// risc16_core
module risc16_core (
input  logic        clk, reset, start,
output logic        done,
output logic [6:0]  imem_addr,
input  logic [15:0] imem_rdata,
output logic [6:0]  dmem_addr,
output logic        dmem_we,
output logic [15:0] dmem_wdata,
input  logic [15:0] dmem_rdata
);
Size in the first run: ~2,900 cells after synthesis, about 32,000 um^2 of cells after synthesis.
clock: 1.82 ns
lec_check: 0
cap_margin: 5
cell_pad_in_sites_detail_placement: 0
cell_pad_in_sites_global_placement: 1
core_aspect_ratio: 1.22
core_margin: 2
core_utilization: 61
gpl_routability_driven: 0
gpl_timing_driven: 1
place_density_lb_addon: 0.22
setup_slack_margin: 0.91
slew_margin: 20
tns_end_percent: 55
run.sh (not shown) runs the stock make flow with config.mk's settings and CLKGATE_MAP_FILE=.
The first run completed, yet does not pass: negative setup slack.
Edit:
CAP_MARGIN = 20   (was 5)
CELL_PAD_IN_SITES_DETAIL_PLACEMENT = default   (was 0)
CELL_PAD_IN_SITES_GLOBAL_PLACEMENT = default   (was 1)
CORE_ASPECT_RATIO = default   (was 1.22)
CORE_UTILIZATION = 67   (was 61)
CTS_CLUSTER_SIZE = 14   (was default)
GPL_ROUTABILITY_DRIVEN = default   (was 0)
GPL_TIMING_DRIVEN = default   (was 1)
PLACE_DENSITY_LB_ADDON = default   (was 0.22)
SETUP_SLACK_MARGIN = -0.38   (was 0.91)
TNS_END_PERCENT = default   (was 55)
clock period = 5.09 ns   (was 1.82 ns; I/O delays follow)
Effect: The new run never finished: it broke off in 5_1_grt. Die size came out lower by 8.8%. Synthesized cell count is unchanged. Synthesized area stays the same.


Starting RTL as in the previous note.
make LEC_CHECK=0 CAP_MARGIN=5 CELL_PAD_IN_SITES_DETAIL_PLACEMENT=0 CORE_ASPECT_RATIO=1.22 CORE_MARGIN=2 CORE_UTILIZATION=64 CTS_CLUSTER_SIZE=21 GPL_ROUTABILITY_DRIVEN=0 GPL_TIMING_DRIVEN=1 MAX_ROUTING_LAYER=met4 PLACE_DENSITY_LB_ADDON=0.06 SETUP_SLACK_MARGIN=1.08 SLEW_MARGIN=20 TNS_END_PERCENT=55 finish   # period 3.81 ns
The first run reached the layout checks and failed them: negative setup slack.
Rerun with:
==> flow/config.mk (replaced) <==
export PLATFORM = sky130hd
export DESIGN_NAME = risc16_core
export DESIGN_NICKNAME = risc16_core
export VERILOG_FILES = /design/flow/design.v
export SDC_FILE = /design/flow/constraint.sdc
export NUM_CORES = 4
export LEC_CHECK = 0
export ABC_AREA = 1
export CAP_MARGIN = 20
export CORE_MARGIN = 2
export CORE_UTILIZATION = 65
export HOLD_SLACK_MARGIN = 0.27
export MAX_ROUTING_LAYER = met4
export SETUP_SLACK_MARGIN = 0.59
export SLEW_MARGIN = 20
==> flow/constraint.sdc (replaced) <==
create_clock -name core_clock -period 5.47 [get_ports {clk}]
set_input_delay 1.0940 -clock core_clock [delete_from_list [all_inputs] [get_ports {clk}]]
set_output_delay 1.0940 -clock core_clock [all_outputs]
set_load 0.01 [all_outputs]
Outcome: The new run did not get past global routing on GRT-0232; die area goes down by 4.1%; synthesized area goes down by 2.7%; synthesized cell count goes up by 22%.
Rerun with:
==> flow/config.mk (replaced) <==
export PLATFORM = sky130hd
export DESIGN_NAME = risc16_core
export DESIGN_NICKNAME = risc16_core
export VERILOG_FILES = /design/flow/design.v
export SDC_FILE = /design/flow/constraint.sdc
export NUM_CORES = 4
export LEC_CHECK = 0
export CAP_MARGIN = 20
export CORE_MARGIN = 2
export CORE_UTILIZATION = 40
export SLEW_MARGIN = 20
==> flow/constraint.sdc (replaced) <==
create_clock -name core_clock -period 6.85 [get_ports {clk}]
set_input_delay 1.3700 -clock core_clock [delete_from_list [all_inputs] [get_ports {clk}]]
set_output_delay 1.3700 -clock core_clock [all_outputs]
set_load 0.01 [all_outputs]
After rerunning:
- The new run ran to the end with no violations
- area after synthesis went up by 2.8%
- die size went up by 66%
- synthesized cell count went down by about 18%


risc16_core again, from the RTL that the note above started with.
clock: 7.0 ns
lec_check: 0
cap_margin: 0
core_margin: 2
core_utilization: 40
hold_slack_margin: -0.08
setup_slack_margin: 0.14
slew_margin: 20
The baseline completed without violations.
Change:
--- a/flow/config.mk
+++ b/flow/config.mk
@@ -7,7 +7,8 @@
 export LEC_CHECK = 0
-export CAP_MARGIN = 0
+export ABC_AREA = 1
+export CAP_MARGIN = 20
+export CELL_PAD_IN_SITES_GLOBAL_PLACEMENT = 1
 export CORE_MARGIN = 2
 export CORE_UTILIZATION = 40
-export HOLD_SLACK_MARGIN = -0.08
-export SETUP_SLACK_MARGIN = 0.14
+export CTS_CLUSTER_SIZE = 68
 export SLEW_MARGIN = 20
==> flow/constraint.sdc (replaced) <==
create_clock -name core_clock -period 5.42 [get_ports {clk}]
set_input_delay 1.0840 -clock core_clock [delete_from_list [all_inputs] [get_ports {clk}]]
set_output_delay 1.0840 -clock core_clock [all_outputs]
set_load 0.01 [all_outputs]
First-iteration DRC count decreases by 5.3%.
Routed wire length climbs by 14%.
Cell count climbs by 22%.
Sequential power climbs by 27%.
Via count increases by 13%.
Die area shrinks by 2.7%.
Sequential share of layout area goes down by 2.8 points.
Final area went up by 6.9%.
Setup slack got worse by 0.23 ns.
Total power came out higher by 37%.
Synthesized area falls by 2.7%.


run 1:
Starting RTL as in the previous note.
// risc16_core
module risc16_core (
input  logic        clk, reset, start,
output logic        done,
output logic [6:0]  imem_addr,
input  logic [15:0] imem_rdata,
output logic [6:0]  dmem_addr,
output logic        dmem_we,
output logic [15:0] dmem_wdata,
input  logic [15:0] dmem_rdata
);
==> flow/config.mk <==
export PLATFORM = sky130hd
export DESIGN_NAME = risc16_core
export DESIGN_NICKNAME = risc16_core
export VERILOG_FILES = /design/flow/design.v
export SDC_FILE = /design/flow/constraint.sdc
export NUM_CORES = 4
export LEC_CHECK = 0
export CAP_MARGIN = 20
export CORE_MARGIN = 2
export CORE_UTILIZATION = 25
export SLEW_MARGIN = 20
==> flow/constraint.sdc <==
create_clock -name core_clock -period 6.85 [get_ports {clk}]
set_input_delay 1.3700 -clock core_clock [delete_from_list [all_inputs] [get_ports {clk}]]
set_output_delay 1.3700 -clock core_clock [all_outputs]
set_load 0.01 [all_outputs]
Setup changes, run 1 to run 2
- ABC_AREA: unset -> 1
- CORE_UTILIZATION: 25 -> 58
- SETUP_SLACK_MARGIN: unset -> 0.59
- HOLD_SLACK_MARGIN: unset -> 0.27
- the clock period (ns, I/O delays scaled along): 6.85 -> 3.81
==> comparison <==
- Run 2: flow complete, layout not clean; failing: setup timing
- Count of unique library cells instantiated by Yosys sits lower in run 2 than in run 1.
- From run 1 to run 2 the numbers moved as follows: synthesized cell count grew by 632; reported clock group power grew by 80%; clock share of power shrank by 2.7 points.
Setup changes, run 2 to run 3
- clearing HOLD_SLACK_MARGIN, which used to be 0.27
- swapping 58 for 66 in CORE_UTILIZATION
- swapping 0.59 for -0.48 in SETUP_SLACK_MARGIN
- putting MAX_ROUTING_LAYER at met4 where nothing was set
- clearing ABC_AREA, which used to be 1
- swapping 3.81 for 6.81 in the clock period (ns, I/O delays scaled along)
None of the runs run 3 and run 2 ends with a clean layout.
In run 3 the implementation completed, yet the final layout does not meet the checks, the culprit being setup timing.
Run 3 vs run 2: part of the cycle the worst path needs down
The slew at the pin closest to its max-slew limit number comes out lower for run 3 vs run 2.
Run 3 vs run 2 — areal power density over the cells dropped by more than a quarter
Modified inputs, run 4 compared to run 3
- a change of CORE_UTILIZATION from 66 to 72
- an added CTS_CLUSTER_SIZE of 72
- an added PLACE_DENSITY_LB_ADDON of 0.0
Findings:
- Run 3 and run 4: no clean run
- Ran to the end and failed final checks on setup timing: run 3.
- Completing all stages was not enough for run 4: its layout failed the final checks because of setup timing.
- Run 4 vs. run 3: total power consumption of the routed design went down; detailed-route wire length per cell climbed 13%.
- The total routed wirelength of run 4 was inferior to that of run 3.
- Higher count of antenna diodes in the layout was reported by run 4, not run 3.


== xenon ==
risc16_core again, from the RTL that the note above started with.
==> flow/config.mk <==
export PLATFORM = sky130hd
export DESIGN_NAME = risc16_core
export DESIGN_NICKNAME = risc16_core
export VERILOG_FILES = /design/flow/design.v
export SDC_FILE = /design/flow/constraint.sdc
export NUM_CORES = 4
export LEC_CHECK = 0
export ABC_AREA = 1
export CAP_MARGIN = 20
export CORE_ASPECT_RATIO = 0.7
export CORE_MARGIN = 2
export CORE_UTILIZATION = 52
export SLEW_MARGIN = 20
==> flow/constraint.sdc <==
create_clock -name core_clock -period 3.81 [get_ports {clk}]
set_input_delay 0.7620 -clock core_clock [delete_from_list [all_inputs] [get_ports {clk}]]
set_output_delay 0.7620 -clock core_clock [all_outputs]
set_load 0.01 [all_outputs]
From the logs: xenon reached the end of the flow and failed the layout checks with negative setup slack.
Modified inputs, lagoon compared to xenon
- swapping 52 for 59 in CORE_UTILIZATION
- clearing ABC_AREA, which used to be 1
- putting SETUP_SLACK_MARGIN at 1.62 where nothing was set
- clearing CORE_ASPECT_RATIO, which used to be 0.7
- swapping 3.81 for 5.49 in the clock period (ns, I/O delays scaled along)
### Flow results
None of the runs xenon and lagoon ends with a clean layout. The flow for lagoon finished, though final verification flagged negative setup slack. xenon → lagoon: routed wire length now smaller; post-layout worst setup margin now larger; proportion of cell area occupied by registers now larger. On lagoon: post-placement worst setup slack is 1030 ps higher than what xenon gave. xenon reports its standard cell with the maximum stage delay on the critical path as dfxtp_4 while lagoon reports a221o_1. [compare] base=xenon new=lagoon: worst endpoint required time rose by 1600 ps, DRC violation total after the first TritonRoute iteration fell by 305, total negative slack for setup checks rose by 476760 ps, fill cell instance count of the final layout fell by 28%.
Inputs modified between lagoon and indigo:
- SETUP_SLACK_MARGIN: 1.62 -> unset
- the clock period (ns, I/O delays scaled along): 5.49 -> 3.79
==> comparison <==
indigo: flow complete, layout not clean; failing: negative setup slack. Total global routing track utilization in indigo is 1.2 points below lagoon. Comparing lagoon and indigo, the higher met1 layer wirelength in the final routing was measured on indigo. The power density over the cells number comes out higher for indigo vs lagoon.
## Diff of input files: delta against indigo
- CORE_UTILIZATION changed from 59 to 58
- CTS_CLUSTER_SIZE newly set to 24
- the clock period (ns, I/O delays scaled along) changed from 3.79 to 3.81
Findings:
Finished, but not clean: delta, with negative setup slack. Across both runs, wire length of the first global-routing pass was lower for delta than for indigo. Compared to indigo, delta has overall die width about 0.8% higher. Floorplan check, delta vs indigo: die outline larger in delta. delta has final instance area below what indigo had. Between indigo and delta, the flow reports total met3 wirelength after detailed routing decreasing by more than 10%.


Setup of old:
Starting RTL as in the previous note.
clock: 4.04 ns
lec_check: 0
abc_area: 1
cap_margin: 20
cell_pad_in_sites_detail_placement: 2
cell_pad_in_sites_global_placement: 1
core_aspect_ratio: 0.99
core_margin: 2
core_utilization: 62
cts_cluster_diameter: 394
cts_cluster_size: 96
gpl_routability_driven: 0
gpl_timing_driven: 0
max_routing_layer: met5
min_routing_layer: met2
setup_slack_margin: 0.54
slew_margin: 20
old did not make it past detailed placement (3_5_place_dp), where a tool error ended it.
#### Input delta (new over old)
Settings: removing CTS_CLUSTER_DIAMETER (formerly 394); changing CORE_UTILIZATION from 62 to 64; removing GPL_ROUTABILITY_DRIVEN (formerly 0); removing CELL_PAD_IN_SITES_GLOBAL_PLACEMENT (formerly 1); removing ABC_AREA (formerly 1); removing CTS_CLUSTER_SIZE (formerly 96); removing MIN_ROUTING_LAYER (formerly met2); removing CORE_ASPECT_RATIO (formerly 0.99); removing CELL_PAD_IN_SITES_DETAIL_PLACEMENT (formerly 2); removing GPL_TIMING_DRIVEN (formerly 0); changing SETUP_SLACK_MARGIN from 0.54 to -0.38; removing MAX_ROUTING_LAYER (formerly met5); changing the clock period (ns, I/O delays scaled along) from 4.04 to 4.72.
Findings:
From old to new the numbers moved as follows: xor/xnor share of the synthesized area increased by 0.17 points relative to the old numbers; count of unique library cells instantiated by Yosys increased by 39 relative to the old numbers.
new against old: area of the chip shrank by 0.44%, core footprint shrank by 310 µm², number of synthesized register bits held steady, multiplexer area fraction after synthesis grew by 12 points.
Complex-gate fraction of the synthesized area | new below old
The remaining runs in old and new completed every stage, whereas old halted early.
Status: old FAILED at detailed placement (3_5_place_dp) (tool error)
new finished all stages; layout check result: FAIL, due to capacitance limit, slew limit, setup timing.
Comparing initial standard-cell utilization of the core for new and old, the smaller number came from old.
Between old and new, the flow reports die width decreasing slightly.


Setup of JK:
Starting RTL as in the previous note.
Settings: LEC_CHECK=0, CAP_MARGIN=5, CELL_PAD_IN_SITES_DETAIL_PLACEMENT=0, CORE_ASPECT_RATIO=1.22, CORE_MARGIN=2, CORE_UTILIZATION=71, CTS_CLUSTER_SIZE=49, GPL_ROUTABILITY_DRIVEN=1, GPL_TIMING_DRIVEN=1, MAX_ROUTING_LAYER=met4, PLACE_DENSITY_LB_ADDON=0.0, SETUP_SLACK_MARGIN=0.91, SLEW_MARGIN=20, TNS_END_PERCENT=55; clock period 6.56 ns.
The flow ended early for JK: it failed with a tool error in 5_1_grt.
Edits applied to the flow inputs when going from JK to MS:
- MAX_ROUTING_LAYER no longer set, was met4
- CELL_PAD_IN_SITES_DETAIL_PLACEMENT no longer set, was 0
- GPL_TIMING_DRIVEN no longer set, was 1
- CORE_ASPECT_RATIO no longer set, was 1.22
- CTS_CLUSTER_SIZE now 24, was 49
- CAP_MARGIN now 20, was 5
- SETUP_SLACK_MARGIN now -0.04, was 0.91
- GPL_ROUTABILITY_DRIVEN no longer set, was 1
- TNS_END_PERCENT no longer set, was 55
- PLACE_DENSITY_LB_ADDON no longer set, was 0.0
- CORE_UTILIZATION now 66, was 71
- the clock period (ns, I/O delays scaled along) now 5.48, was 6.56
- Comparing MS and JK, the lower number of post-CTS setup repair buffers is on MS.
- For MS, the flow was terminated by a tool error in 5_1_grt and produced no final design.
- Placed standard-cell area was lower in JK than in MS.
- Average cell area after synthesis: JK vs MS, no meaningful difference
- HPWL after detailed placement (lower): JK
- MS has placement-stage worst setup slack below what JK had.
- The die of MS is larger than the one used in JK.
- Global placement routability congestion for MS is lower than for JK.
Power is estimated from default activity; no workload was simulated.
